==> design/flow/design.v <==
module decoder(
input [1:0]alu_fn,
output reg arith_enable,cmp_enable,logic_enable,shift_enable
);
always @(*) begin
        arith_enable=0;
        logic_enable=0;
        cmp_enable=0;
        shift_enable=0;
    case (alu_fn)
       2'b00: arith_enable=1;
       2'b01: logic_enable=1;
       2'b10: cmp_enable=1;
       2'b11: shift_enable=1;
    endcase
end
endmodule
module arith_unit#(parameter in_data_width=16,out_data_width=32)(
input signed [in_data_width-1:0]A,B,
input clk,rst,arith_enable,
input [1:0]alu_fn,
output  carry_out,
output reg arith_flag,
output reg signed[out_data_width-1:0]arith_out
);
assign carry_out=arith_out[in_data_width];
always @(posedge clk , negedge rst) begin
    if(!rst)begin
        arith_flag<=0;
        arith_out<=0;
    end
    else if(arith_enable) begin
        arith_flag<=1;
    case (alu_fn)
        2'b00: arith_out<=A + B;
        2'b01: arith_out<=A - B;
        2'b10: arith_out<=A * B;
        2'b11: arith_out<=(B == 0) ? 0 : A / B;
    endcase
    end
    else begin
        arith_flag<=0;
        arith_out<=0;
    end
end
endmodule
module logic_unit#(parameter in_data_width=16,out_data_width=16)(
input signed[in_data_width-1:0]  A,B,
input clk,rst,logic_enable,
input [1:0]alu_fn,
output reg logic_flag,
output reg [out_data_width-1:0]logic_out
);
reg logic_flag_next;
reg [out_data_width-1:0]logic_out_next;
always @(posedge clk , negedge rst) begin
    if(!rst)begin
        logic_out<=0;
        logic_flag<=0;
    end
    else begin
        logic_out<=logic_out_next;
        logic_flag<=logic_flag_next;
    end    
end
always @(*) begin
    if(logic_enable) begin
        logic_flag_next=1;
    case (alu_fn)
        2'b00: logic_out_next= A & B;
        2'b01: logic_out_next= A | B;
        2'b10: logic_out_next=~(A & B);
        2'b11: logic_out_next=~(A | B);
    endcase
    end
    else begin
        logic_flag_next=0;
        logic_out_next=0;
    end
end
endmodule
module cmp_unit#(parameter in_data_width=16,out_data_width=16)(
input [in_data_width-1:0]A,B,
input clk,rst,cmp_enable,
input [1:0]alu_fn,
output reg cmp_flag,
output reg [out_data_width-1:0]cmp_out
);
always @(posedge clk , negedge rst) begin
    if(!rst)begin
        cmp_out<=0;
        cmp_flag<=0;
    end
    else if(cmp_enable) begin
        cmp_flag<=1;
    case (alu_fn)
        2'b00: cmp_out<=0;
        2'b01: cmp_out<=(A==B)?1:0;
        2'b10: cmp_out<=(A>B)?2:0;
        2'b11: cmp_out<=(A<B)?3:0;
    endcase
    end
    else begin
        cmp_out<=0;
        cmp_flag<=0;
    end
end
endmodule
module shift_unit#(parameter in_data_width=16,out_data_width=16)(
input [in_data_width-1:0]A,B,
input clk,rst,shift_enable,
input [1:0]alu_fn,
output reg shift_flag,
output reg [out_data_width-1:0]shift_out
);
always @(posedge clk , negedge rst) begin
    if(!rst)begin
        shift_flag<=0;
        shift_out<=0;
    end
    else if(shift_enable) begin
        shift_flag<=1;
    case (alu_fn)
        2'b00: shift_out<=A>>1;
        2'b01: shift_out<=A<<1;
        2'b10: shift_out<=B>>1;
        2'b11: shift_out<=B<<1;
    endcase
    end
    else begin
        shift_flag<=0;
        shift_out<=0;
    end
end
endmodule
module parameterized_signed_alu #(parameter in_data_width=16,out_data_width=16,arith_out_data_width=32)(
input signed [in_data_width-1:0]A,B,
input clk,rst,
input [3:0]alu_fn,
output shift_flag,arith_flag,logic_flag,cmp_flag,carry_out,
output [out_data_width-1:0]shift_out,logic_out,cmp_out,
output signed[arith_out_data_width-1:0] arith_out
);
wire arith_enable,shift_enable,logic_enable,cmp_enable;
arith_unit dut0(
.A(A),
.B(B),
.clk(clk),
.rst(rst),
.arith_enable(arith_enable),
.alu_fn(alu_fn[1:0]),
.carry_out(carry_out),
.arith_flag(arith_flag),
.arith_out(arith_out)
);
logic_unit dut1(
.A(A),
.B(B),
.clk(clk),
.rst(rst),
.logic_enable(logic_enable),
.alu_fn(alu_fn[1:0]),
.logic_flag(logic_flag),
.logic_out(logic_out)
);
cmp_unit   dut2(
.A(A),
.B(B),
.clk(clk),
.rst(rst),
.cmp_enable(cmp_enable),
.alu_fn(alu_fn[1:0]),
.cmp_flag(cmp_flag),
.cmp_out(cmp_out)
);
shift_unit dut3(
.A(A),
.B(B),
.clk(clk),
.rst(rst),
.shift_enable(shift_enable),
.alu_fn(alu_fn[1:0]),
.shift_flag(shift_flag),
.shift_out(shift_out)
);
decoder dut4(
.alu_fn(alu_fn[3:2]),
.arith_enable(arith_enable),
.cmp_enable(cmp_enable),
.logic_enable(logic_enable),
.shift_enable(shift_enable)
);
endmodule
==> design/flow/run.sh <==
#!/bin/bash
# the make line also repeats each setting of config.mk as NAME=value (left out here)
make -C /OpenROAD-flow-scripts/flow DESIGN_CONFIG=/design/flow/config.mk WORK_HOME=/design/flow/orfs CLKGATE_MAP_FILE= finish
==> design/flow/config.mk <==
export PLATFORM = sky130hd
export DESIGN_NAME = parameterized_signed_alu
export DESIGN_NICKNAME = parameterized_signed_alu
export VERILOG_FILES = /design/flow/design.v
export SDC_FILE = /design/flow/constraint.sdc
export NUM_CORES = 4
export LEC_CHECK = 0
export ABC_AREA = 0
export CAP_MARGIN = 35
export CELL_PAD_IN_SITES_DETAIL_PLACEMENT = 2
export CORE_MARGIN = 3
export CORE_UTILIZATION = 50
export CTS_CLUSTER_DIAMETER = 164
export MAX_ROUTING_LAYER = met5
export SLEW_MARGIN = 40
==> design/flow/constraint.sdc <==
create_clock -name core_clock -period 107.0 [get_ports {clk}]
set_input_delay 21.4000 -clock core_clock [delete_from_list [all_inputs] [get_ports {clk}]]
set_output_delay 21.4000 -clock core_clock [all_outputs]
set_load 0.01 [all_outputs]
==> results of run 1 <==
==> through the flow <==
stage	setup WS, ps	hold WS [ps]	instance area (um2)
after floorplan	12990	21100	43980
after global placement	1812	21620	46480
==> deck_impl_summary.md, run 1 <==
Key Metrics from the Run

Synth
  • And+or+nand+nor area frac: about a fifth
  • Top-count cell post-synth: ha_1
  • Number of enable flip-flop cells: 0
  • Yosys cell count: around 6000
  • Fraction of registers with async set or reset after synthesis: about 100%
  • Mapped Avg Cell Area: 7.404 um2
  • Post-synthesis cell count: 5857
  • Synth Area in XOR/XNOR: 8.665%
  • Yosys reg bits: roughly 70
  • Synth Flop Type: dfrtp_1
  • Area leader share: 19.10%
  • Logic family by area: adder cells
  • Area contributors post-synth: ha_1, fa_1, xnor2_1, nand2_1, nor2_1
  • Synth Area in Adders: 31.29%
  • Aoi share: between 20 and 25%
  • Chip Area, Yosys: 43360 um2
  • Cell type with the largest total area: ha_1
  • Top cells by count: ha_1, nand2_1, nor2_1
  • Distinct lib cells: between 100 and 150
  • Syn Std Cell Area: 43360 um2
  • Warnings, synthesis: 5
  • Multiplexer share: 3.410%
  • Synth Seq Share: under 10%

Placement
  • RePlAce Congestion: 1.008
  • PortBufs: 108

Die
  • FP Util: 50.69%
  • Row count: between 100 and 150
  • Core Area: 85550 um2
  • # IOs: ~120
  • Die Area: 90300 um2
  • Die Y-Extent: 300.5 um
  • Chip Width: around 300 um

Run status
  • Stopped at: detailed placement
  • Err: [ERROR DPL-0033] detailed placement checks failed during check placement.
  • Status: aborted with a tool error
==> run 2, diff against run 1 <==
- ABC_AREA: 0 -> 1
- CAP_MARGIN: 35 -> 20
- CELL_PAD_IN_SITES_DETAIL_PLACEMENT: 2 -> default
- CORE_MARGIN: 3 -> 2
- CORE_UTILIZATION: 50 -> 58
- CTS_CLUSTER_DIAMETER: 164 -> 381
- MAX_ROUTING_LAYER: met5 -> default
- SLEW_MARGIN: 40 -> 20
- clock period: 107.0 -> 40.3 ns (I/O delays scaled with it)
==> deck_impl_summary.md, run 2 <==
Key Metrics from the Run

Synth
  • Post-synthesis cell count: 6501 (was 5857)
  • Chip Area, Yosys: 43010 um2 (was 43360 um2)
  • Warnings, synthesis: 5 (unchanged)
  • Fraction of registers with async set or reset after synthesis: 100.0% (unchanged)
  • Synth Seq Share: 4.073% (was 4.039%)
  • Aoi share: 16.40% (was 24.98%)
  • Top cells by count: nand2_1, inv_1, ha_1 (was ha_1, nand2_1, nor2_1)
  • Number of enable flip-flop cells: 0 (unchanged)
  • Logic family by area: adder cells (unchanged)
  • Cell type with the largest total area: ha_1 (unchanged)
  • Synth Area in Adders: 31.55% (was 31.29%)
  • Area contributors post-synth: ha_1, nand2_1, fa_1, inv_1, a21oi_1 (was ha_1, fa_1, xnor2_1, nand2_1, nor2_1)
  • Mapped Avg Cell Area: 6.616 um2 (was 7.404 um2)
  • Area leader share: 19.26% (was 19.10%)
  • Top-count cell post-synth: nand2_1 (was ha_1)
  • Yosys reg bits: 70 (unchanged)
  • Distinct lib cells: 83 (was 107)
  • Yosys cell count: 6501 (was 5857)
  • And+or+nand+nor area frac: 25.91% (was 21.17%)
  • Multiplexer share: 0.1949% (was 3.410%)
  • Syn Std Cell Area: 43010 um2 (was 43360 um2)
  • Synth Area in XOR/XNOR: 7.735% (was 8.665%)
  • Synth Flop Type: dfrtp_1 (unchanged)

Placement
  • RePlAce Congestion: 1.034 (was 1.008)
  • Dpl cells: roughly 9200
  • Post-DP HPWL: 122.8 mm
  • DP Worst Slack: -34420 ps
  • PortBufs: 108 (unchanged)

Run status
  • Stopped at: global routing (was detailed placement)
  • Err: [ERROR GRT-0116] Global routing finished with congestion. Check the congestion regions in the DRC Viewer. (was [ERROR DPL-0033] detailed placement checks failed during check placement.)
  • Status: aborted with a tool error (unchanged)

Clock network
  • Sink Count: 70
  • CTS Buf Count: 9
  • Root buffer cell: clkbuf_16
  • H-tree levels: 3
  • CTS max path bufs: 2
  • # hold bufs at CTS: 0

Die
  • Die Area: 76350 um2 (was 90300 um2)
  • Row count: 99 (was 107)
  • Core Area: 73210 um2 (was 85550 um2)
  • FP Util: 58.75% (was 50.69%)
  • Die Y-Extent: 276.3 um (was 300.5 um)
  • Chip Width: 276.3 um (was 300.5 um)
  • # IOs: 123 (unchanged)

GRT
  • GRT Total Usage: 71.43%
  • Gr ovfl total: 26
## run 2: repair_timing
| item | 4_1_cts |
|---|---|
| pin swaps | 398 |
| buffers inserted | 875 |
| gates resized | 626 |
| cloned | 6 |
| setup endpoints to repair | 32 |
| endpoints found under the hold margin | 0 |
## run 2: layer usage
layer,overflow,GRT usage [%]
met3,0,51.86
met4,14,71.49
met1,0,71.88
met5,0,23.14
met2,12,90.80
## run 2: metrics by stage
step	hold WS (ps)	area [um2]
global placement	7880	57690
detailed placement	7880	57690
CTS	7484	67100
floorplan	7764	44620
==> run 3, diff against run 2 <==
- HOLD_SLACK_MARGIN: default -> 0.29
- PLACE_DENSITY_LB_ADDON: default -> 0.06
- clock period: 40.3 -> 36.5 ns (I/O delays scaled with it)
==> deck_impl_summary.md, run 3 <==
Key Metrics from the Run

Run status
  • Err: [ERROR GRT-0116] Global routing finished with congestion. Check the congestion regions in the DRC Viewer. (unchanged)
  • Status: aborted with a tool error (unchanged)
  • Stopped at: global routing (unchanged)

Synth
  • Synth Flop Type: dfrtp_1 (unchanged)
  • Yosys reg bits: 70 (unchanged)
  • Yosys cell count: 6501 (unchanged)
  • Area leader share: 19.26% (unchanged)
  • And+or+nand+nor area frac: 25.91% (unchanged)
  • Warnings, synthesis: 5 (unchanged)
  • Synth Seq Share: 4.073% (unchanged)
  • Logic family by area: adder cells (unchanged)
  • Synth Area in XOR/XNOR: 7.735% (unchanged)
  • Mapped Avg Cell Area: 6.616 um2 (unchanged)
  • Syn Std Cell Area: 43010 um2 (unchanged)
  • Fraction of registers with async set or reset after synthesis: 100.0% (unchanged)
  • Post-synthesis cell count: 6501 (unchanged)
  • Chip Area, Yosys: 43010 um2 (unchanged)
  • Number of enable flip-flop cells: 0 (unchanged)
  • Distinct lib cells: 83 (unchanged)
  • Cell type with the largest total area: ha_1 (unchanged)
  • Top-count cell post-synth: nand2_1 (unchanged)
  • Multiplexer share: 0.1949% (unchanged)
  • Aoi share: 16.40% (unchanged)
  • Synth Area in Adders: 31.55% (unchanged)
  • Area contributors post-synth: ha_1, nand2_1, fa_1, inv_1, a21oi_1 (unchanged)
  • Top cells by count: nand2_1, inv_1, ha_1 (unchanged)

Placement
  • PortBufs: 108 (unchanged)
  • DP Worst Slack: -37170 ps (was -34420 ps)
  • Post-DP HPWL: 125.0 mm (was 122.8 mm)
  • Placed Area: 57800 um2 (was 57690 um2)
  • RePlAce Congestion: 1.036 (was 1.034)

Clock network
  • Root buffer cell: clkbuf_16 (unchanged)
  • H-tree levels: 3 (unchanged)
  • CTS max path bufs: 2 (unchanged)
  • Sink Count: 70 (unchanged)
  • CTS Buf Count: 9 (unchanged)

Die
  • Row count: 99 (unchanged)
  • Core Area: 73210 um2 (unchanged)
  • Die Area: 76350 um2 (unchanged)
  • Chip Width: 276.3 um (unchanged)
  • # IOs: 123 (unchanged)
  • FP Util: 58.75% (unchanged)
  • Die Y-Extent: 276.3 um (unchanged)

GRT
  • GRT Total Usage: 74.71%
  • Gr ovfl total: between 100 and 150
[run 3: layer usage]
layer | overflow | global-route usage, %
met5 | 0 | 31.58
met4 | 36 | 75.05
met3 | 2 | 58.55
met2 | 66 | 91.86
met1 | 2 | 74.30
[run 3: stage by stage]
step / std cells / TNS [ps]
2_1_floorplan: 6665 / -1056980
3_3_place_gp: 9194 / -1088110
3_5_place_dp: 9194 / -1167140
4_1_cts: 10050 / -1049880
[run 3: what timing repair did]
item | in CTS
endpoints found under the hold margin | 0
buffers inserted | 834
setup endpoints to repair | 32
hold buffers | 0
resized | 622
pin swaps | 478
gates cloned | 10
==> run 4, diff against run 3 <==
- CORE_UTILIZATION: 58 -> 69
- CTS_CLUSTER_DIAMETER: 381 -> default
- CTS_CLUSTER_SIZE: default -> 100
- HOLD_SLACK_MARGIN: 0.29 -> default
- PLACE_DENSITY_LB_ADDON: 0.06 -> default
- clock period: 36.5 -> 99.8 ns (I/O delays scaled with it)
==> deck_impl_summary.md, run 4 <==
Physical Implementation Snapshot

Run status
  • Status: complete, no violations (was aborted with a tool error)

Setup path
  • CP endpoint: dut0.arith_out[18]$_DFF_PN0_
  • Worst Path Buf+Inv: around 93
  • CP required: about 100000 ps
  • Max incr delay on CP: 450 ps
  • Crit path DAT: roughly 93000 ps
  • Worst path depth: 595
  • Critical Path Source Type: input pin
  • Most frequent CP cell: nand2_1
  • Max FO, Critical Path: 32
  • Crit path from: B[0]
  • CP Class: input pin to flip-flop
  • Crit path capture type: flip-flop
  • CP max-delay cell: clkdlybuf4s50_1
  • Critical path's top delay family: simple AND/OR/NAND/NOR gates

Synth
  • Aoi share: 16.40% (unchanged)
  • And+or+nand+nor area frac: 25.91% (unchanged)
  • Chip Area, Yosys: 43010 um2 (unchanged)
  • Fraction of registers with async set or reset after synthesis: 100.0% (unchanged)
  • Post-synthesis cell count: 6501 (unchanged)
  • Synth Area in XOR/XNOR: 7.735% (unchanged)
  • Top cells by count: nand2_1, inv_1, ha_1 (unchanged)
  • Area leader share: 19.26% (unchanged)
  • Distinct lib cells: 83 (unchanged)
  • Number of enable flip-flop cells: 0 (unchanged)
  • Top-count cell post-synth: nand2_1 (unchanged)
  • Multiplexer share: 0.1949% (unchanged)
  • Yosys reg bits: 70 (unchanged)
  • Mapped Avg Cell Area: 6.616 um2 (unchanged)
  • Yosys cell count: 6501 (unchanged)
  • Logic family by area: adder cells (unchanged)
  • Synth Flop Type: dfrtp_1 (unchanged)
  • Warnings, synthesis: 5 (unchanged)
  • Area contributors post-synth: ha_1, nand2_1, fa_1, inv_1, a21oi_1 (unchanged)
  • Synth Area in Adders: 31.55% (unchanged)
  • Synth Seq Share: 4.073% (unchanged)
  • Syn Std Cell Area: 43010 um2 (unchanged)
  • Cell type with the largest total area: ha_1 (unchanged)

Hold path
  • Min-delay worst type: input pin to asynchronous set/reset pin

Drt
  • ANT nets after route: 0
  • Via Count: 43980
  • DRC violations left: 0
  • Initial drt markers: between 4000 and 5000
  • Final WL: 136.9 mm
  • Pre-antenna DRT Iters: 7
  • Number of vias per cell: between 5 and 6
  • Wire length per cell: 18.06 um
  • # diodes: 0

Cells and area
  • Final Util: 75.26%
  • Filler Cells Inserted: 5123
  • Nets: 7701
  • Area delta synth->final: 7.994%
  • Register Area: about 1800 um2
  • Logic area: between 30000 and 40000 um2

Die
  • FP Util: 69.69% (was 58.75%)
  • Chip Width: 253.7 um (was 276.3 um)
  • Row count: 91 (was 99)
  • Die Area: 64340 um2 (was 76350 um2)
  • # IOs: 123 (unchanged)
  • Core Area: 61710 um2 (was 73210 um2)
  • Die Y-Extent: 253.7 um (was 276.3 um)

Placement
  • RePlAce Congestion: 1.025 (was 1.036)
  • PortBufs: 108 (unchanged)
  • Post-DP HPWL: 105.5 mm (was 125.0 mm)

STA
  • Hold slack: 19600 ps
  • Fmax: 0.01074 GHz
  • Tmin final: 93090 ps
  • Final hold viol count: 0
  • Period utilization: between 90% and 100%
  • Final Max Slew Viols: 0
  • Slew @ Worst Pin: 1208 ps
  • Worst rel slew slack: 19.36%
  • Setup Viol. Count Final: 0

GRT
  • M3 GR Usage: 7.959%
  • Global routing usage on met2: ~67%
  • Largest net degree at the start of global routing: 71
  • Antenna violations before repair: 2
  • Vias in the first global route: 40470
  • Gr ovfl total: 0
  • Met1 usage: a little over half
  • GRT Total Usage: 41.00%
  • First-pass GRT wire length: around 210 mm
  • Grt peak-use layer: met2

Clock network
  • Sink Count: 70 (unchanged)
  • CTS max path bufs: 2 (unchanged)
  • CTS Buf Count: 9 (unchanged)
  • CTS tree: built
  • Root buffer cell: clkbuf_16 (unchanged)
  • H-tree levels: 3 (unchanged)
  • Clock slew at reported path FFs: 80 ps
  • # hold bufs at CTS: 0 (unchanged)

Flow run
  • Max-cap viol count: 0
  • Log Warnings: 62
run 4: area by class of cell:
class	instances	share of cell area (%)
clock inverter	6	0.2020
sequential	70	3.771
tap	837	2.255
inverter	1159	9.633
clock buffer	10	0.4930
multi-input combinational	5236	78.34
timing repair inverter	8	0.1131
timing repair buffer	253	5.194
run 4: what timing repair did:
item                                    4_1_cts  5_1_grt
cloned                                        2       14
gates resized                                 5      203
pin swaps                                     0       33
setup buffers                                 0       60
endpoints found under the setup margin       14       32
run 4: metal layers:
metal  wire [um]  vias to the layer above
li1            -                    21100
met1       53880                    20280
met2       60700                     2089
met3       14060                      511
met4        8216                        2
met5           9                        -
run 4: per-stage QoR:
stage	std cells	area, um2	setup TNS (ps)	worst slack (ps)
floorplan	6665	43620	0	11080
global placement	7487	44700	0	1209
detailed placement	7487	44700	-8572	-1043
CTS	7505	45050	0	234.7
global route	7579	46450	-8885	-722.1
finish	7579	46450	0	6706
==> run 5, diff against run 4 <==
- ABC_AREA: 1 -> default
- CORE_UTILIZATION: 69 -> 65
- CTS_CLUSTER_SIZE: 100 -> default
- clock period: 99.8 -> 77.7 ns (I/O delays scaled with it)
==> deck_impl_summary.md, run 5 <==
Key Metrics from the Run

GRT
  • Gr ovfl total: 603
  • GRT Total Usage: 86.42%

Die
  • Die Y-Extent: 262.3 um (was 253.7 um)
  • Chip Width: 262.3 um (was 253.7 um)
  • # IOs: 123 (unchanged)
  • Core Area: 65860 um2 (was 61710 um2)
  • Row count: 94 (was 91)
  • Die Area: 68800 um2 (was 64340 um2)
  • FP Util: 65.84% (was 69.69%)

Placement
  • DP Worst Slack: -3510 ps (was -1043 ps)
  • Post-DP HPWL: 141.2 mm (was 105.5 mm)
  • PortBufs: 108 (unchanged)
  • RePlAce Congestion: 1.102 (was 1.025)
  • Placed Area: 55950 um2 (was 44700 um2)

Synth
  • Yosys cell count: 5857 (was 6501)
  • Yosys reg bits: 70 (unchanged)
  • Synth Area in XOR/XNOR: 8.665% (was 7.735%)
  • Synth Flop Type: dfrtp_1 (unchanged)
  • Synth Area in Adders: 31.29% (was 31.55%)
  • Area leader share: 19.10% (was 19.26%)
  • Distinct lib cells: 107 (was 83)
  • And+or+nand+nor area frac: 21.17% (was 25.91%)
  • Mapped Avg Cell Area: 7.404 um2 (was 6.616 um2)
  • Post-synthesis cell count: 5857 (was 6501)
  • Multiplexer share: 3.410% (was 0.1949%)
  • Warnings, synthesis: 5 (unchanged)
  • Syn Std Cell Area: 43360 um2 (was 43010 um2)
  • Synth Seq Share: 4.039% (was 4.073%)
  • Logic family by area: adder cells (unchanged)
  • Number of enable flip-flop cells: 0 (unchanged)
  • Top-count cell post-synth: ha_1 (was nand2_1)
  • Fraction of registers with async set or reset after synthesis: 100.0% (unchanged)
  • Top cells by count: ha_1, nand2_1, nor2_1 (was nand2_1, inv_1, ha_1)
  • Cell type with the largest total area: ha_1 (unchanged)
  • Area contributors post-synth: ha_1, fa_1, xnor2_1, nand2_1, nor2_1 (was ha_1, nand2_1, fa_1, inv_1, a21oi_1)
  • Aoi share: 24.98% (was 16.40%)
  • Chip Area, Yosys: 43360 um2 (was 43010 um2)

Run status
  • Status: aborted with a tool error (was complete, no violations)
  • Stopped at: global routing
  • Err: [ERROR GRT-0232] Routing congestion too high. Check the congestion heatmap in the GUI.

Clock network
  • Root buffer cell: clkbuf_16 (unchanged)
  • CTS Buf Count: 9 (unchanged)
  • # hold bufs at CTS: 0 (unchanged)
  • H-tree levels: 3 (unchanged)
  • Sink Count: 70 (unchanged)
  • CTS max path bufs: 2 (unchanged)
==> run 5: timing repair <==
| item | in CTS |
|---|---|
| setup buffers | 44 |
| pin swaps | 58 |
| gates cloned | 1 |
| resized | 132 |
| setup endpoints to repair | 32 |
==> run 5: through the flow <==
stage / instances / hold slack (ps)
2_1_floorplan: 6021 / 15240
3_3_place_gp: 8067 / 15740
3_5_place_dp: 8068 / 15770
4_1_cts: 8129 / 15370
==> run 5: metal layers <==
metal,overflow,track usage [%]
met5,7,54.12
met4,229,89.59
met3,35,75.66
met2,308,98.71
met1,24,84.54
==> run 6, diff against run 5 <==
- ABC_AREA: default -> 1
- CORE_UTILIZATION: 65 -> 72
- CTS_CLUSTER_DIAMETER: default -> 225
- CTS_CLUSTER_SIZE: default -> 100
- clock period: 77.7 -> 88.2 ns (I/O delays scaled with it)
==> deck_impl_summary.md, run 6 <==
Physical Implementation Snapshot

Drt
  • Via Count: 49200
  • Final WL: 161.8 mm
  • Initial drt markers: 6409
  • DRC violations left: 0
  • Number of vias per cell: approximately 6.3
  • Wire length per cell: 20.69 um
  • Pre-antenna DRT Iters: 9
  • ANT nets after route: 0

Cells and area
  • Filler Cells Inserted: 3276
  • Logic area: 39240 um2
  • Register Area: 1752 um2
  • Design Area, Final: 51730 um2
  • Fin cells: 7820
  • Nets: ~8000
  • Area delta synth->final: 20.27%

Setup path
  • Worst Path Buf+Inv: 90
  • CP required: a little under 90000 ps
  • Crit path DAT: 90060 ps
  • CP Class: input pin to flip-flop
  • Critical Path Source Type: input pin
  • Max incr delay on CP: 600 ps
  • Critical path's top delay family: simple AND/OR/NAND/NOR gates
  • Worst path depth: ~600
  • Max FO, Critical Path: 10
  • Crit path from: B[13]
  • CP max-delay cell: clkdlybuf4s50_1
  • Most frequent CP cell: nand2_2
  • Crit path capture type: flip-flop
  • CP endpoint: dut0.arith_out[30]$_DFF_PN0_

Synth
  • Yosys reg bits: 70 (unchanged)
  • Multiplexer share: 0.1949% (was 3.410%)
  • Aoi share: 16.40% (was 24.98%)
  • Synth Seq Share: 4.073% (was 4.039%)
  • Synth Flop Type: dfrtp_1 (unchanged)
  • Synth Area in Adders: 31.55% (was 31.29%)
  • Chip Area, Yosys: 43010 um2 (was 43360 um2)
  • Warnings, synthesis: 5 (unchanged)
  • And+or+nand+nor area frac: 25.91% (was 21.17%)
  • Mapped Avg Cell Area: 6.616 um2 (was 7.404 um2)
  • Synth Area in XOR/XNOR: 7.735% (was 8.665%)
  • Top-count cell post-synth: nand2_1 (was ha_1)
  • Area contributors post-synth: ha_1, nand2_1, fa_1, inv_1, a21oi_1 (was ha_1, fa_1, xnor2_1, nand2_1, nor2_1)
  • Distinct lib cells: 83 (was 107)
  • Top cells by count: nand2_1, inv_1, ha_1 (was ha_1, nand2_1, nor2_1)
  • Syn Std Cell Area: 43010 um2 (was 43360 um2)
  • Yosys cell count: 6501 (was 5857)
  • Post-synthesis cell count: 6501 (was 5857)
  • Cell type with the largest total area: ha_1 (unchanged)
  • Fraction of registers with async set or reset after synthesis: 100.0% (unchanged)
  • Number of enable flip-flop cells: 0 (unchanged)
  • Logic family by area: adder cells (unchanged)
  • Area leader share: 19.26% (was 19.10%)

Clock network
  • Clock slew at reported path FFs: approximately 80 ps
  • CTS Buf Count: 9 (unchanged)
  • CTS max path bufs: 2 (unchanged)
  • # hold bufs at CTS: 0 (unchanged)
  • Root buffer cell: clkbuf_16 (unchanged)
  • CTS tree: built
  • Sink Count: 70 (unchanged)
  • H-tree levels: 3 (unchanged)

STA
  • Final Max Slew Viols: 0
  • Tmin final: 89780 ps
  • Worst rel slew slack: roughly 16%
  • Setup WS post-layout: -1575 ps
  • RSZ-0062 raised after global routing: true
  • Period utilization: 101.8%
  • Final hold viol count: 0
  • Setup Viol. Count Final: 32
  • Slew @ Worst Pin: 1249 ps
  • Fmax: 0.01114 GHz
  • Final setup TNS: -39970 ps

Placement
  • RePlAce Congestion: 1.070 (was 1.102)
  • Post-DP HPWL: 105.0 mm (was 141.2 mm)
  • Placed Area: 45690 um2 (was 55950 um2)
  • PortBufs: 108 (unchanged)
  • Dpl cells: 7566 (was 8068)

Run status
  • Layout check failures: setup timing
  • Status: finished with violations (was aborted with a tool error)

Flow run
  • Max-cap viol count: 0
  • Log Warnings: about 63

GRT
  • GRT Total Usage: 41.71%
  • Antenna violations before repair: 4
  • First-pass GRT wire length: 211.4 mm
  • Vias in the first global route: 42410
  • Largest net degree at the start of global routing: 71
  • Gr ovfl total: 0

Die
  • Die Area: 61710 um2 (was 68800 um2)
  • Row count: 89 (was 94)
  • Chip Width: 248.4 um (was 262.3 um)
  • FP Util: 72.87% (was 65.84%)
  • Die Y-Extent: 248.4 um (was 262.3 um)
  • # IOs: 123 (unchanged)
  • Core Area: 59020 um2 (was 65860 um2)

Hold path
  • Min-delay worst type: input pin to asynchronous set/reset pin
-- run 6: per-stage QoR --
stage	utilization, %	hold slack [ps]	setup slack (ps)
after CTS	78.41	17430	54.21
after floorplan	-	17340	1795
after detailed placement	77.42	17820	-3506
after global routing	87.64	17490	-5376
final	87.64	17420	-1575
after global placement	77.42	17820	-525.4
-- run 6: repair_timing --
item / in CTS / in global routing
pin swaps: 3 / 375
resized: 70 / 762
buffers inserted: 6 / 208
endpoints found under the setup margin: 32 / 32
cloned: 2 / 21
-- run 6: cell type report --
cell class / instances / share of cell area, %
multi-input combinational: 5235 / 75.85
timing repair buffer: 557 / 9.564
tap: 773 / 1.870
clock buffer: 9 / 0.4354
antenna: 1 / 0.004838
sequential: 70 / 3.386
inverter: 1159 / 8.643
clock inverter: 7 / 0.1209
timing repair inverter: 9 / 0.1234
-- run 6: metal layers --
metal  track usage, %  up-vias  wire length, um
li1                 -    21730                -
met1            52.37    22320            55200
met2            66.94     3807            69670
met5           0.6950        -              105
met4            22.62       10            15120
met3            8.793     1341            21720
==> run 7, diff against run 6 <==
- CTS_CLUSTER_DIAMETER: 225 -> 381
- CTS_CLUSTER_SIZE: 100 -> 47
- clock period: 88.2 -> 37.4 ns (I/O delays scaled with it)
==> deck_impl_summary.md, run 7 <==
Key Metrics from the Run

Synth
  • Synth Area in XOR/XNOR: 7.735% (unchanged)
  • Synth Seq Share: 4.073% (unchanged)
  • Mapped Avg Cell Area: 6.616 um2 (unchanged)
  • Top cells by count: nand2_1, inv_1, ha_1 (unchanged)
  • Chip Area, Yosys: 43010 um2 (unchanged)
  • Yosys reg bits: 70 (unchanged)
  • Synth Area in Adders: 31.55% (unchanged)
  • Logic family by area: adder cells (unchanged)
  • Area contributors post-synth: ha_1, nand2_1, fa_1, inv_1, a21oi_1 (unchanged)
  • Area leader share: 19.26% (unchanged)
  • Multiplexer share: 0.1949% (unchanged)
  • Synth Flop Type: dfrtp_1 (unchanged)
  • Syn Std Cell Area: 43010 um2 (unchanged)
  • Distinct lib cells: 83 (unchanged)
  • Post-synthesis cell count: 6501 (unchanged)
  • Top-count cell post-synth: nand2_1 (unchanged)
  • Fraction of registers with async set or reset after synthesis: 100.0% (unchanged)
  • Yosys cell count: 6501 (unchanged)
  • Number of enable flip-flop cells: 0 (unchanged)
  • Cell type with the largest total area: ha_1 (unchanged)
  • And+or+nand+nor area frac: 25.91% (unchanged)
  • Warnings, synthesis: 5 (unchanged)
  • Aoi share: 16.40% (unchanged)

Placement
  • RePlAce Congestion: 1.150 (was 1.070)
  • Post-DP HPWL: 158.9 mm (was 105.0 mm)
  • Dpl cells: 8939 (was 7566)
  • PortBufs: 108 (unchanged)

Run status
  • Stopped at: clock tree synthesis
  • Status: aborted with a tool error (was finished with violations)
  • Err: [ERROR DPL-0038] Utilization greater than 100%, impossible to legalize

Die
  • # IOs: 123 (unchanged)
  • FP Util: 72.87% (unchanged)
  • Row count: 89 (unchanged)
  • Die Y-Extent: 248.4 um (unchanged)
  • Die Area: 61710 um2 (unchanged)
  • Core Area: 59020 um2 (unchanged)
  • Chip Width: 248.4 um (unchanged)
[run 7: metrics by stage]
step / setup slack (ps) / setup TNS, ps / utilization [%] / instance area [um2]
after global placement: -33000 / -1039850 / 96.57 / 57000
after detailed placement: -41220 / -1301740 / 96.57 / 57000
after floorplan: -32750 / -1033940 / - / 44620
==> run 8, diff against run 7 <==
- CORE_UTILIZATION: 72 -> 67
- CTS_CLUSTER_DIAMETER: 381 -> default
- CTS_CLUSTER_SIZE: 47 -> 44
- GPL_ROUTABILITY_DRIVEN: default -> 1
- GPL_TIMING_DRIVEN: default -> 1
- PLACE_DENSITY_LB_ADDON: default -> 0.01
- SETUP_SLACK_MARGIN: default -> 5.0
- clock period: 37.4 -> 63.4 ns (I/O delays scaled with it)
==> deck_impl_summary.md, run 8 <==
Key Metrics from the Run

Run status
  • Status: aborted with a tool error (unchanged)
  • Stopped at: clock tree synthesis (unchanged)
  • Err: [ERROR DPL-0038] Utilization greater than 100%, impossible to legalize (unchanged)

Synth
  • Mapped Avg Cell Area: 6.616 um2 (unchanged)
  • Syn Std Cell Area: 43010 um2 (unchanged)
  • Top-count cell post-synth: nand2_1 (unchanged)
  • Number of enable flip-flop cells: 0 (unchanged)
  • Synth Area in XOR/XNOR: 7.735% (unchanged)
  • Chip Area, Yosys: 43010 um2 (unchanged)
  • Post-synthesis cell count: 6501 (unchanged)
  • Multiplexer share: 0.1949% (unchanged)
  • Aoi share: 16.40% (unchanged)
  • Synth Seq Share: 4.073% (unchanged)
  • Logic family by area: adder cells (unchanged)
  • Area contributors post-synth: ha_1, nand2_1, fa_1, inv_1, a21oi_1 (unchanged)
  • Fraction of registers with async set or reset after synthesis: 100.0% (unchanged)
  • Area leader share: 19.26% (unchanged)
  • Yosys reg bits: 70 (unchanged)
  • Yosys cell count: 6501 (unchanged)
  • Synth Area in Adders: 31.55% (unchanged)
  • Distinct lib cells: 83 (unchanged)
  • Synth Flop Type: dfrtp_1 (unchanged)
  • Top cells by count: nand2_1, inv_1, ha_1 (unchanged)
  • Cell type with the largest total area: ha_1 (unchanged)
  • Warnings, synthesis: 5 (unchanged)
  • And+or+nand+nor area frac: 25.91% (unchanged)

Die
  • Chip Width: 257.4 um (was 248.4 um)
  • Row count: 92 (was 89)
  • Die Y-Extent: 257.4 um (was 248.4 um)
  • Die Area: 66230 um2 (was 61710 um2)
  • # IOs: 123 (unchanged)
  • FP Util: 67.93% (was 72.87%)
  • Core Area: 63310 um2 (was 59020 um2)

Placement
  • Dpl cells: 8971 (was 8939)
  • RePlAce Congestion: 1.079 (was 1.150)
  • PortBufs: 108 (unchanged)
  • Post-DP HPWL: 134.6 mm (was 158.9 mm)
[run 8: per-stage QoR]
step	worst slack (ps)	instance area [um2]
floorplan	-11950	44620
global placement	-12680	56760
detailed placement	-18120	56760
==> run 9, diff against run 8 <==
- ABC_AREA: 1 -> default
- CELL_PAD_IN_SITES_GLOBAL_PLACEMENT: default -> 2
- CORE_ASPECT_RATIO: default -> 1.27
- CORE_MARGIN: 2 -> 8
- CORE_UTILIZATION: 67 -> 40
- CTS_CLUSTER_DIAMETER: default -> 353
- CTS_CLUSTER_SIZE: 44 -> 49
- HOLD_SLACK_MARGIN: default -> 0.05
- MIN_ROUTING_LAYER: default -> met1
- PLACE_DENSITY_LB_ADDON: 0.01 -> default
- TNS_END_PERCENT: default -> 5
- clock period: 63.4 -> 85.0 ns (I/O delays scaled with it)
==> deck_impl_summary.md, run 9 <==
Physical Implementation Snapshot

Cells and area
  • Register Area: 1752 um2
  • Nets: 7562
  • Logic area: 44480 um2
  • Filler Cells Inserted: 10820
  • Fin cells: 8053
  • Area delta synth->final: 31.43%

STA
  • Final Max Slew Viols: 0
  • Tmin final: 78660 ps
  • Final setup TNS: 0 ps
  • Setup Viol. Count Final: 0
  • Worst rel slew slack: 16.46%
  • Setup WS post-layout: 6341 ps
  • Fmax: ~0.013 GHz
  • Slew @ Worst Pin: 1249 ps
  • Final hold viol count: 0
  • RSZ-0062 raised after global routing: true
  • Period utilization: 92.54%

Clock network
  • H-tree levels: 3
  • CTS Buf Count: 9
  • Clock slew at reported path FFs: about 90 ps
  • CTS tree: built
  • Sink Count: 70
  • CTS max path bufs: 2
  • Root buffer cell: clkbuf_16

Synth
  • Warnings, synthesis: 5 (unchanged)
  • Fraction of registers with async set or reset after synthesis: 100.0% (unchanged)
  • Yosys reg bits: 70 (unchanged)
  • Synth Flop Type: dfrtp_1 (unchanged)
  • Synth Seq Share: 4.039% (was 4.073%)
  • Area leader share: 19.10% (was 19.26%)
  • Yosys cell count: 5857 (was 6501)
  • Synth Area in XOR/XNOR: 8.665% (was 7.735%)
  • And+or+nand+nor area frac: 21.17% (was 25.91%)
  • Number of enable flip-flop cells: 0 (unchanged)
  • Cell type with the largest total area: ha_1 (unchanged)
  • Top cells by count: ha_1, nand2_1, nor2_1 (was nand2_1, inv_1, ha_1)
  • Distinct lib cells: 107 (was 83)
  • Mapped Avg Cell Area: 7.404 um2 (was 6.616 um2)
  • Aoi share: 24.98% (was 16.40%)
  • Area contributors post-synth: ha_1, fa_1, xnor2_1, nand2_1, nor2_1 (was ha_1, nand2_1, fa_1, inv_1, a21oi_1)
  • Syn Std Cell Area: 43360 um2 (was 43010 um2)
  • Post-synthesis cell count: 5857 (was 6501)
  • Top-count cell post-synth: ha_1 (was nand2_1)
  • Synth Area in Adders: 31.29% (was 31.55%)
  • Chip Area, Yosys: 43360 um2 (was 43010 um2)
  • Multiplexer share: 3.410% (was 0.1949%)
  • Logic family by area: adder cells (unchanged)

Placement
  • Post-DP HPWL: 154.2 mm (was 134.6 mm)
  • PortBufs: 108 (unchanged)
  • DP Worst Slack: -2774 ps (was -18120 ps)
  • RePlAce Congestion: 0.9583 (was 1.079)
  • Dpl cells: 7680 (was 8971)

GRT
  • Vias in the first global route: between 40000 and 50000
  • Gr ovfl total: 0
  • GRT Total Usage: 31.28%
  • Largest net degree at the start of global routing: 56
  • First-pass GRT wire length: between 200 and 300 mm
  • Antenna violations before repair: 0

Setup path
  • Crit path DAT: 78930 ps
  • Worst path depth: approximately 310
  • Critical Path Source Type: input pin
  • CP required: ~85000 ps
  • Max incr delay on CP: about 600 ps
  • Most frequent CP cell: ha_4
  • Crit path from: B[8]
  • Worst Path Buf+Inv: 37
  • CP Class: input pin to flip-flop
  • Max FO, Critical Path: 19
  • CP endpoint: dut0.arith_out[22]$_DFF_PN0_
  • Critical path's top delay family: AND-OR/OR-AND gates
  • Crit path capture type: flip-flop
  • CP max-delay cell: clkdlybuf4s50_1

Die
  • Row count: 136 (was 92)
  • Die Y-Extent: 387.1 um (was 257.4 um)
  • Core Area: 107900 um2 (was 63310 um2)
  • # IOs: 123 (unchanged)
  • Die Area: 119300 um2 (was 66230 um2)
  • Chip Width: 308.2 um (was 257.4 um)
  • FP Util: 40.20% (was 67.93%)

Flow run
  • Max-cap viol count: 0
  • Log Warnings: 63

Drt
  • Final WL: 198.9 mm
  • ANT nets after route: 0
  • Wire length per cell: around 25 um
  • Pre-antenna DRT Iters: 5
  • Number of vias per cell: 5.892
  • Via Count: 47450
  • Initial drt markers: 2992
  • DRC violations left: 0

Hold path
  • Min-delay worst type: input pin to asynchronous set/reset pin

Run status
  • Status: complete, no violations (was aborted with a tool error)
[run 9: repair_timing]
| action | in CTS | in global routing |
|---|---|---|
| setup buffers | 140 | 202 |
| hold buffers | 0 | 0 |
| gates resized | 387 | 543 |
| endpoints found under the setup margin | 32 | 32 |
| pin swaps | 153 | 358 |
| cloned | 7 | 7 |
[run 9: area by class of cell]
class                           count  share of cell area [%]
Clock inverter                      6                 0.08342
Clock buffer                       10                  0.4017
Sequential cell                    70                   3.073
Multi-Input combinational cell   5237                   78.04
Inverter                          494                   3.269
Antenna cell                        1                0.004391
Timing Repair Buffer              786                   11.95
Tap cell                         1449                   3.181
[run 9: metrics by stage]
step	hold slack, ps	utilization [%]	area (um2)
3_5_place_dp	16860	45.61	49210
6_report	16450	52.83	56990
5_1_grt	16470	52.83	56990
2_1_floorplan	16700	-	44900
4_1_cts	16440	48.63	52470
3_3_place_gp	16860	45.61	49210
[run 9: routing by layer]
metal  track usage (%)  part of all wire [%]
met1             36.92                    40
met2             56.79                    50
met3             2.913                   4.5
met4             13.92                   5.4
met5                 0                     0
==> run 10, diff against run 9 <==
- ABC_AREA: default -> 0
- CAP_MARGIN: 20 -> 35
- CELL_PAD_IN_SITES_DETAIL_PLACEMENT: default -> 0
- CELL_PAD_IN_SITES_GLOBAL_PLACEMENT: 2 -> default
- CORE_ASPECT_RATIO: 1.27 -> default
- CORE_MARGIN: 8 -> 2
- CORE_UTILIZATION: 40 -> 71
- CTS_CLUSTER_DIAMETER: 353 -> 164
- CTS_CLUSTER_SIZE: 49 -> default
- GPL_ROUTABILITY_DRIVEN: 1 -> default
- GPL_TIMING_DRIVEN: 1 -> default
- HOLD_SLACK_MARGIN: 0.05 -> default
- MAX_ROUTING_LAYER: default -> met4
- MIN_ROUTING_LAYER: met1 -> default
- SETUP_SLACK_MARGIN: 5.0 -> default
- TNS_END_PERCENT: 5 -> default
- clock period: 85.0 -> 77.1 ns (I/O delays scaled with it)
==> deck_impl_summary.md, run 10 <==
Key Metrics from the Run

Synth
  • Warnings, synthesis: 5 (unchanged)
  • Logic family by area: adder cells (unchanged)
  • Top-count cell post-synth: ha_1 (unchanged)
  • Synth Seq Share: 4.039% (unchanged)
  • Aoi share: 24.98% (unchanged)
  • Mapped Avg Cell Area: 7.404 um2 (unchanged)
  • Yosys reg bits: 70 (unchanged)
  • Distinct lib cells: 107 (unchanged)
  • Top cells by count: ha_1, nand2_1, nor2_1 (unchanged)
  • Synth Flop Type: dfrtp_1 (unchanged)
  • Syn Std Cell Area: 43360 um2 (unchanged)
  • Multiplexer share: 3.410% (unchanged)
  • Cell type with the largest total area: ha_1 (unchanged)
  • Area leader share: 19.10% (unchanged)
  • Number of enable flip-flop cells: 0 (unchanged)
  • Post-synthesis cell count: 5857 (unchanged)
  • Synth Area in Adders: 31.29% (unchanged)
  • And+or+nand+nor area frac: 21.17% (unchanged)
  • Synth Area in XOR/XNOR: 8.665% (unchanged)
  • Fraction of registers with async set or reset after synthesis: 100.0% (unchanged)
  • Chip Area, Yosys: 43360 um2 (unchanged)
  • Area contributors post-synth: ha_1, fa_1, xnor2_1, nand2_1, nor2_1 (unchanged)
  • Yosys cell count: 5857 (unchanged)

Die
  • Die Y-Extent: 251.1 um (was 387.1 um)
  • # IOs: 123 (unchanged)
  • Core Area: 60360 um2 (was 107900 um2)
  • Die Area: 63070 um2 (was 119300 um2)
  • Row count: 90 (was 136)
  • FP Util: 71.84% (was 40.20%)
  • Chip Width: 251.1 um (was 308.2 um)

Run status
  • Status: aborted with a tool error (was complete, no violations)
  • Stopped at: clock tree synthesis
  • Err: [ERROR DPL-0038] Utilization greater than 100%, impossible to legalize

Placement
  • Post-DP HPWL: 166.0 mm (was 154.2 mm)
  • PortBufs: 108 (unchanged)
  • DP Worst Slack: -5911 ps (was -2774 ps)
  • RePlAce Congestion: 1.176 (was 0.9583)
-- run 10: metrics by stage --
stage | instances | area, um2
detailed placement | 8114 | 57050
global placement | 8109 | 56980
floorplan | 6021 | 45400
==> run 11, diff against run 10 <==
- ABC_AREA: 0 -> default
- CAP_MARGIN: 35 -> 40
- CELL_PAD_IN_SITES_DETAIL_PLACEMENT: 0 -> 2
- CELL_PAD_IN_SITES_GLOBAL_PLACEMENT: default -> 1
- CORE_MARGIN: 2 -> 3
- CORE_UTILIZATION: 71 -> 58
- CTS_CLUSTER_DIAMETER: 164 -> 32
- GPL_ROUTABILITY_DRIVEN: default -> 0
- PLACE_DENSITY: default -> 0.65
- SETUP_SLACK_MARGIN: default -> 5.0
- TNS_END_PERCENT: default -> 30
- clock period: 77.1 -> 115.0 ns (I/O delays scaled with it)
==> deck_impl_summary.md, run 11 <==
Key Metrics from the Run

Die
  • FP Util: 59.04% (was 71.84%)
  • Die Y-Extent: 279.4 um (was 251.1 um)
  • Row count: 99 (was 90)
  • # IOs: 123 (unchanged)
  • Chip Width: 279.4 um (was 251.1 um)
  • Die Area: 78080 um2 (was 63070 um2)
  • Core Area: 73450 um2 (was 60360 um2)

Synth
  • Multiplexer share: 3.410% (unchanged)
  • Area leader share: 19.10% (unchanged)
  • Aoi share: 24.98% (unchanged)
  • Yosys reg bits: 70 (unchanged)
  • Mapped Avg Cell Area: 7.404 um2 (unchanged)
  • Warnings, synthesis: 5 (unchanged)
  • Logic family by area: adder cells (unchanged)
  • Cell type with the largest total area: ha_1 (unchanged)
  • Synth Area in Adders: 31.29% (unchanged)
  • Post-synthesis cell count: 5857 (unchanged)
  • And+or+nand+nor area frac: 21.17% (unchanged)
  • Fraction of registers with async set or reset after synthesis: 100.0% (unchanged)
  • Chip Area, Yosys: 43360 um2 (unchanged)
  • Area contributors post-synth: ha_1, fa_1, xnor2_1, nand2_1, nor2_1 (unchanged)
  • Synth Flop Type: dfrtp_1 (unchanged)
  • Number of enable flip-flop cells: 0 (unchanged)
  • Top-count cell post-synth: ha_1 (unchanged)
  • Syn Std Cell Area: 43360 um2 (unchanged)
  • Synth Area in XOR/XNOR: 8.665% (unchanged)
  • Distinct lib cells: 107 (unchanged)
  • Yosys cell count: 5857 (unchanged)
  • Top cells by count: ha_1, nand2_1, nor2_1 (unchanged)
  • Synth Seq Share: 4.039% (unchanged)

Run status
  • Err: [ERROR DPL-0033] detailed placement checks failed during check placement. (was [ERROR DPL-0038] Utilization greater than 100%, impossible to legalize)
  • Stopped at: detailed placement (was clock tree synthesis)
  • Status: aborted with a tool error (unchanged)

Placement
  • PortBufs: 108 (unchanged)
## run 11: stage by stage
step / std cells / area (um2) / worst slack [ps]
floorplan: 6021 / 43980 / 19390
global placement: 6952 / 46110 / 9600
==> run 12, diff against run 11 <==
- ABC_AREA: default -> 1
- CAP_MARGIN: 40 -> 20
- CELL_PAD_IN_SITES_DETAIL_PLACEMENT: 2 -> default
- CELL_PAD_IN_SITES_GLOBAL_PLACEMENT: 1 -> default
- CORE_MARGIN: 3 -> 2
- CORE_UTILIZATION: 58 -> 69
- CTS_CLUSTER_DIAMETER: 32 -> 381
- CTS_CLUSTER_SIZE: default -> 41
- GPL_ROUTABILITY_DRIVEN: 0 -> default
- HOLD_SLACK_MARGIN: default -> 0.29
- MAX_ROUTING_LAYER: met4 -> default
- PLACE_DENSITY: 0.65 -> 0.62
- SETUP_SLACK_MARGIN: 5.0 -> default
- TNS_END_PERCENT: 30 -> default
- clock period: 115.0 -> 36.5 ns (I/O delays scaled with it)
==> deck_impl_summary.md, run 12 <==
Key Metrics from the Run

Run status
  • Status: aborted with a tool error (unchanged)
  • Stopped at: clock tree synthesis (was detailed placement)
  • Err: [ERROR DPL-0038] Utilization greater than 100%, impossible to legalize (was [ERROR DPL-0033] detailed placement checks failed during check placement.)

Synth
  • Synth Area in Adders: 31.55% (was 31.29%)
  • Top-count cell post-synth: nand2_1 (was ha_1)
  • Post-synthesis cell count: 6501 (was 5857)
  • Fraction of registers with async set or reset after synthesis: 100.0% (unchanged)
  • Yosys reg bits: 70 (unchanged)
  • Mapped Avg Cell Area: 6.616 um2 (was 7.404 um2)
  • Syn Std Cell Area: 43010 um2 (was 43360 um2)
  • Yosys cell count: 6501 (was 5857)
  • Synth Flop Type: dfrtp_1 (unchanged)
  • Top cells by count: nand2_1, inv_1, ha_1 (was ha_1, nand2_1, nor2_1)
  • Synth Area in XOR/XNOR: 7.735% (was 8.665%)
  • Area contributors post-synth: ha_1, nand2_1, fa_1, inv_1, a21oi_1 (was ha_1, fa_1, xnor2_1, nand2_1, nor2_1)
  • Area leader share: 19.26% (was 19.10%)
  • Number of enable flip-flop cells: 0 (unchanged)
  • Distinct lib cells: 83 (was 107)
  • Aoi share: 16.40% (was 24.98%)
  • Cell type with the largest total area: ha_1 (unchanged)
  • Synth Seq Share: 4.073% (was 4.039%)
  • Chip Area, Yosys: 43010 um2 (was 43360 um2)
  • Multiplexer share: 0.1949% (was 3.410%)
  • Warnings, synthesis: 5 (unchanged)
  • And+or+nand+nor area frac: 25.91% (was 21.17%)
  • Logic family by area: adder cells (unchanged)

Die
  • # IOs: 123 (unchanged)
  • Core Area: 61710 um2 (was 73450 um2)
  • Die Area: 64340 um2 (was 78080 um2)
  • Row count: 91 (was 99)
  • Die Y-Extent: 253.7 um (was 279.4 um)
  • FP Util: 69.69% (was 59.04%)
  • Chip Width: 253.7 um (was 279.4 um)

Placement
  • Placed Area: 57400 um2
  • Post-DP HPWL: 147.0 mm
  • PortBufs: 108 (unchanged)
  • RePlAce Congestion: ~1.1
run 12: metrics by stage:
stage          worst slack, ps  instances  hold WS (ps)
3_5_place_dp            -40800       9042          7521
3_3_place_gp            -33730       9042          7485
2_1_floorplan           -33470       6665          7004
==> run 13, diff against run 12 <==
- ABC_AREA: 1 -> 0
- CAP_MARGIN: 20 -> 35
- CELL_PAD_IN_SITES_DETAIL_PLACEMENT: default -> 0
- CORE_UTILIZATION: 69 -> 72
- CTS_CLUSTER_DIAMETER: 381 -> 164
- CTS_CLUSTER_SIZE: 41 -> default
- HOLD_SLACK_MARGIN: 0.29 -> default
- MAX_ROUTING_LAYER: default -> met4
- PLACE_DENSITY: 0.62 -> default
- SLEW_MARGIN: 20 -> 40
- clock period: 36.5 -> 70.3 ns (I/O delays scaled with it)
==> deck_impl_summary.md, run 13 <==
Key Metrics from the Run

Run status
  • Status: aborted with a tool error (unchanged)
  • Stopped at: detailed placement (was clock tree synthesis)
  • Err: [ERROR DPL-0038] Utilization greater than 100%, impossible to legalize (unchanged)

Die
  • FP Util: 73.20% (was 69.69%)
  • Core Area: 59240 um2 (was 61710 um2)
  • Die Area: 62210 um2 (was 64340 um2)
  • Row count: 89 (was 91)
  • # IOs: 123 (unchanged)
  • Chip Width: 249.4 um (was 253.7 um)
  • Die Y-Extent: 249.4 um (was 253.7 um)

Placement
  • PortBufs: 108 (unchanged)
  • RePlAce Congestion: 1.165 (was 1.081)

Synth
  • Yosys cell count: 5857 (was 6501)
  • Synth Seq Share: 4.039% (was 4.073%)
  • Cell type with the largest total area: ha_1 (unchanged)
  • And+or+nand+nor area frac: 21.17% (was 25.91%)
  • Synth Area in Adders: 31.29% (was 31.55%)
  • Warnings, synthesis: 5 (unchanged)
  • Syn Std Cell Area: 43360 um2 (was 43010 um2)
  • Chip Area, Yosys: 43360 um2 (was 43010 um2)
  • Post-synthesis cell count: 5857 (was 6501)
  • Aoi share: 24.98% (was 16.40%)
  • Synth Area in XOR/XNOR: 8.665% (was 7.735%)
  • Distinct lib cells: 107 (was 83)
  • Top cells by count: ha_1, nand2_1, nor2_1 (was nand2_1, inv_1, ha_1)
  • Top-count cell post-synth: ha_1 (was nand2_1)
  • Yosys reg bits: 70 (unchanged)
  • Fraction of registers with async set or reset after synthesis: 100.0% (unchanged)
  • Multiplexer share: 3.410% (was 0.1949%)
  • Area contributors post-synth: ha_1, fa_1, xnor2_1, nand2_1, nor2_1 (was ha_1, nand2_1, fa_1, inv_1, a21oi_1)
  • Number of enable flip-flop cells: 0 (unchanged)
  • Synth Flop Type: dfrtp_1 (unchanged)
  • Logic family by area: adder cells (unchanged)
  • Mapped Avg Cell Area: 7.404 um2 (was 6.616 um2)
  • Area leader share: 19.10% (was 19.26%)
==> run 14, diff against run 13 <==
- ABC_AREA: 0 -> default
- CAP_MARGIN: 35 -> 20
- CELL_PAD_IN_SITES_DETAIL_PLACEMENT: 0 -> default
- CORE_UTILIZATION: 72 -> 40
- CTS_CLUSTER_DIAMETER: 164 -> default
- MAX_ROUTING_LAYER: met4 -> default
- SETUP_SLACK_MARGIN: default -> 5.0
- SLEW_MARGIN: 40 -> 20
- clock period: 70.3 -> 83.2 ns (I/O delays scaled with it)
==> deck_impl_summary.md, run 14 <==
Physical Implementation Snapshot

Run status
  • Status: complete, no violations (was aborted with a tool error)

Drt
  • # diodes: 0
  • Via Count: 48170
  • Number of vias per cell: around 6.0
  • Initial drt markers: 4747
  • Pre-antenna DRT Iters: 6
  • ANT nets after route: 0
  • DRC violations left: 0
  • Final WL: roughly 190 mm
  • Wire length per cell: 23.31 um

STA
  • RSZ-0062 raised after global routing: true
  • Setup Viol. Count Final: 0
  • Tmin final: 78140 ps
  • Final setup TNS: 0 ps
  • Period utilization: 93.92%
  • Final hold viol count: 0
  • Setup WS post-layout: 5058 ps
  • Final Max Slew Viols: 0
  • Worst rel slew slack: 21.32%
  • Fmax: 0.01280 GHz
  • Slew @ Worst Pin: 1177 ps

Die
  • FP Util: 40.39% (was 73.20%)
  • # IOs: 123 (unchanged)
  • Die Area: 111100 um2 (was 62210 um2)
  • Row count: 120 (was 89)
  • Core Area: 107400 um2 (was 59240 um2)
  • Chip Width: 333.3 um (was 249.4 um)
  • Die Y-Extent: 333.3 um (was 249.4 um)

Cells and area
  • Nets: around 7600
  • Area delta synth->final: 31.10%
  • Filler Cells Inserted: between 10000 and 15000
  • Final Util: 52.96%

Setup path
  • Worst path depth: 316
  • Crit path DAT: just under 80000 ps
  • Max incr delay on CP: ~560 ps
  • Critical Path Source Type: input pin
  • CP Class: input pin to flip-flop
  • Crit path capture type: flip-flop
  • Critical path's top delay family: AND-OR/OR-AND gates
  • CP required: 83460 ps
  • CP max-delay cell: or4_4
  • Crit path from: B[0]
  • Most frequent CP cell: ha_4
  • Max FO, Critical Path: 11
  • Worst Path Buf+Inv: around 41
  • CP endpoint: dut0.arith_out[25]$_DFF_PN0_

Synth
  • Area leader share: 19.10% (unchanged)
  • Yosys cell count: 5857 (unchanged)
  • Synth Area in Adders: 31.29% (unchanged)
  • Syn Std Cell Area: 43360 um2 (unchanged)
  • Post-synthesis cell count: 5857 (unchanged)
  • Aoi share: 24.98% (unchanged)
  • Synth Flop Type: dfrtp_1 (unchanged)
  • Fraction of registers with async set or reset after synthesis: 100.0% (unchanged)
  • Area contributors post-synth: ha_1, fa_1, xnor2_1, nand2_1, nor2_1 (unchanged)
  • Top-count cell post-synth: ha_1 (unchanged)
  • Mapped Avg Cell Area: 7.404 um2 (unchanged)
  • Chip Area, Yosys: 43360 um2 (unchanged)
  • And+or+nand+nor area frac: 21.17% (unchanged)
  • Synth Seq Share: 4.039% (unchanged)
  • Synth Area in XOR/XNOR: 8.665% (unchanged)
  • Distinct lib cells: 107 (unchanged)
  • Logic family by area: adder cells (unchanged)
  • Yosys reg bits: 70 (unchanged)
  • Top cells by count: ha_1, nand2_1, nor2_1 (unchanged)
  • Warnings, synthesis: 5 (unchanged)
  • Number of enable flip-flop cells: 0 (unchanged)
  • Cell type with the largest total area: ha_1 (unchanged)
  • Multiplexer share: 3.410% (unchanged)

Clock network
  • Sink Count: 70
  • CTS max path bufs: 2
  • Root buffer cell: clkbuf_16
  • # hold bufs at CTS: 0
  • H-tree levels: 3
  • CTS Buf Count: 9
  • CTS tree: built
  • Clock slew at reported path FFs: 80 ps

Placement
  • Post-DP HPWL: 142.8 mm
  • PortBufs: 108 (unchanged)
  • DP Worst Slack: -2092 ps
  • RePlAce Congestion: 0.9862 (was 1.165)

Flow run
  • Log Warnings: 62
  • Max-cap viol count: 0

GRT
  • GRT Total Usage: 31.63%
  • First-pass GRT wire length: 272.7 mm
  • Gr ovfl total: 0
  • Largest net degree at the start of global routing: between 70 and 80
  • Antenna violations before repair: 1
  • Vias in the first global route: roughly 45000

Hold path
  • Min-delay worst type: input pin to asynchronous set/reset pin
==> run 14: final cells by class <==
cell class	count	area (um2)	share of cell area [%]
multi-input combinational	5237	44310	77.94
tap	1403	1755	3.088
inverter	494	1869	3.288
clock inverter	7	61.31	0.1078
clock buffer	9	225.2	0.3962
timing repair buffer	796	6878	12.10
sequential	70	1752	3.081
==> run 14: routing by layer <==
metal	wire length (um)	up-vias	track usage [%]	part of all wire, %
met3	17720	348	6.122	9.5
met5	0	-	0	0
met2	80020	2230	47.73	43
met4	7216	0	10.63	3.9
li1	-	22230	-	-
met1	81930	23370	44.82	44
==> run 14: repair_timing <==
| item | CTS | global route |
|---|---|---|
| gates resized | 288 | 597 |
| setup endpoints to repair | 32 | 32 |
| buffers inserted | 138 | 216 |
| cloned | 7 | 6 |
| pin swaps | 111 | 355 |
==> run 14: per-stage QoR <==
stage | instances | hold slack (ps) | instance area, um2
after floorplan | 6021 | 16340 | 45490
after global placement | 7633 | 16880 | 49450
after detailed placement | 7633 | 16870 | 49460
after CTS | 7794 | 16450 | 52160
after global routing | 8016 | 16350 | 56850
final | 8016 | 16280 | 56850
==> run 15, diff against run 14 <==
- ABC_AREA: default -> 0
- CORE_UTILIZATION: 40 -> 57
- CTS_CLUSTER_SIZE: default -> 18
- MAX_ROUTING_LAYER: default -> met5
- PLACE_DENSITY_LB_ADDON: default -> 0.21
- SETUP_SLACK_MARGIN: 5.0 -> default
- SLEW_MARGIN: 20 -> 25
- TNS_END_PERCENT: default -> 90
- clock period: 83.2 -> 72.0 ns (I/O delays scaled with it)
==> deck_impl_summary.md, run 15 <==
Physical Implementation Snapshot

Synth
  • Cell type with the largest total area: ha_1 (unchanged)
  • Multiplexer share: 3.410% (unchanged)
  • Yosys reg bits: 70 (unchanged)
  • Synth Flop Type: dfrtp_1 (unchanged)
  • Synth Area in XOR/XNOR: 8.665% (unchanged)
  • And+or+nand+nor area frac: 21.17% (unchanged)
  • Area leader share: 19.10% (unchanged)
  • Top cells by count: ha_1, nand2_1, nor2_1 (unchanged)
  • Distinct lib cells: 107 (unchanged)
  • Top-count cell post-synth: ha_1 (unchanged)
  • Logic family by area: adder cells (unchanged)
  • Yosys cell count: 5857 (unchanged)
  • Number of enable flip-flop cells: 0 (unchanged)
  • Post-synthesis cell count: 5857 (unchanged)
  • Warnings, synthesis: 5 (unchanged)
  • Aoi share: 24.98% (unchanged)
  • Area contributors post-synth: ha_1, fa_1, xnor2_1, nand2_1, nor2_1 (unchanged)
  • Synth Seq Share: 4.039% (unchanged)
  • Chip Area, Yosys: 43360 um2 (unchanged)
  • Mapped Avg Cell Area: 7.404 um2 (unchanged)
  • Synth Area in Adders: 31.29% (unchanged)
  • Syn Std Cell Area: 43360 um2 (unchanged)
  • Fraction of registers with async set or reset after synthesis: 100.0% (unchanged)

STA
  • Worst rel slew slack: -9.132% (was 21.32%)
  • Fmax: 0.01233 GHz
  • Tmin final: 81110 ps
  • Period utilization: 112.7% (was 93.92%)
  • RSZ-0062 raised after global routing: true (unchanged)
  • Final hold viol count: 0 (unchanged)
  • Final Max Slew Viols: 2 (was 0)
  • Setup Viol. Count Final: 32 (was 0)
  • Hold slack: 14080 ps (was 16280 ps)
  • Slew @ Worst Pin: 1624 ps (was 1177 ps)
  • Setup WS post-layout: -9110 ps (was 5058 ps)
  • Final setup TNS: -281960 ps (was 0 ps)

Placement
  • PortBufs: 108 (unchanged)
  • RePlAce Congestion: 1.073 (was 0.9862)
  • Placed Area: 61210 um2 (was 49460 um2)
  • Post-DP HPWL: 152.0 mm (was 142.8 mm)
  • DP Worst Slack: -5462 ps (was -2092 ps)

Clock network
  • H-tree levels: 3 (unchanged)
  • CTS tree: built (unchanged)
  • Root buffer cell: clkbuf_16 (unchanged)
  • CTS max path bufs: 2 (unchanged)
  • Clock slew at reported path FFs: 60 ps (was 80 ps)
  • # hold bufs at CTS: 0 (unchanged)
  • Sink Count: 70 (unchanged)
  • CTS Buf Count: 9 (unchanged)

Drt
  • Initial drt markers: 10590 (was 4747)
  • Final WL: 244.0 mm (was 186.9 mm)
  • Via Count: 63220 (was 48170)
  • ANT nets after route: 0 (unchanged)
  • Max layer used: met5 (was met4)
  • Met2 Routed Length: 96.34 mm (was 80.02 mm)
  • Wl on met1: 78.74 mm (was 81.93 mm)
  • DRC violations left: 0 (unchanged)
  • Met3 WL: 41.50 mm (was 17.72 mm)
  • Wire length per cell: 26.63 um (was 23.31 um)
  • Number of vias per cell: 6.901 (was 6.009)
  • Pre-antenna DRT Iters: 15 (was 6)

Flow run
  • Max-cap viol count: 1 (was 0)
  • Log Warnings: 63 (was 62)

GRT
  • First-pass GRT wire length: 315.1 mm (was 272.7 mm)
  • Antenna violations before repair: 25 (was 1)
  • Gr ovfl total: 0 (unchanged)
  • GRT Total Usage: 51.03% (was 31.63%)
  • Largest net degree at the start of global routing: 71 (unchanged)
  • Vias in the first global route: 57980 (was 44930)

Setup path
  • Critical path's top delay family: AND-OR/OR-AND gates (unchanged)
  • Crit path DAT: 81340 ps (was 78400 ps)
  • Critical Path Source Type: input pin (unchanged)
  • Max incr delay on CP: 1220 ps (was 560 ps)
  • CP Class: input pin to flip-flop (unchanged)
  • Max FO, Critical Path: 12 (was 11)
  • Worst Path Buf+Inv: 52 (was 41)
  • CP endpoint: dut0.arith_out[22]$_DFF_PN0_ (was dut0.arith_out[25]$_DFF_PN0_)
  • Worst path depth: 316 (unchanged)
  • Crit path capture type: flip-flop (unchanged)
  • Most frequent CP cell: buf_4 (was ha_4)
  • CP required: 72230 ps (was 83460 ps)
  • Crit path from: B[9] (was B[0])
  • CP max-delay cell: nor3_1 (was or4_4)

Die
  • Die Y-Extent: 279.8 um (was 333.3 um)
  • Row count: 101 (was 120)
  • Die Area: 78300 um2 (was 111100 um2)
  • FP Util: 57.38% (was 40.39%)
  • # IOs: 123 (unchanged)
  • Chip Width: 279.8 um (was 333.3 um)
  • Core Area: 75570 um2 (was 107400 um2)

Hold path
  • Min-delay worst type: input pin to asynchronous set/reset pin (unchanged)

Cells and area
  • Area delta synth->final: 58.40% (was 31.10%)
  • Design Area, Final: 68690 um2 (was 56850 um2)
  • Filler Cells Inserted: 3335 (was 10140)
  • Nets: 9125 (was 7572)

Run status
  • Layout check failures: capacitance limit, slew limit, setup timing
  • Status: finished with violations (was complete, no violations)
[run 15: layer usage]
layer  track usage (%)  up-vias
met1             61.67    28840
li1                  -    25330
met4             34.61       36
met5             2.752        -
met2             77.76     6377
met3             15.40     2639
[run 15: cell type report]
cell class	instances	area [um2]	share of cell area, %
timing repair buffer	2350	18480	26.91
clock inverter	7	97.59	0.1421
tap	978	1224	1.781
inverter	494	1879	2.736
antenna	17	42.54	0.06193
multi-input combinational	5236	44980	65.49
sequential	70	1752	2.550
clock buffer	9	225.2	0.3279
[run 15: timing repair]
item                                    4_1_cts  5_1_grt
gates cloned                                  5        3
resized                                     532      360
endpoints found under the setup margin       32       32
pin swaps                                   346      310
buffers inserted                            233      138
[run 15: metrics by stage]
step | utilization, % | cells
after floorplan | - | 6021
after global placement | 80.98 | 8757
after detailed placement | 80.99 | 8757
after CTS | 87.01 | 9011
after global routing | 90.85 | 9149
final | 90.89 | 9161
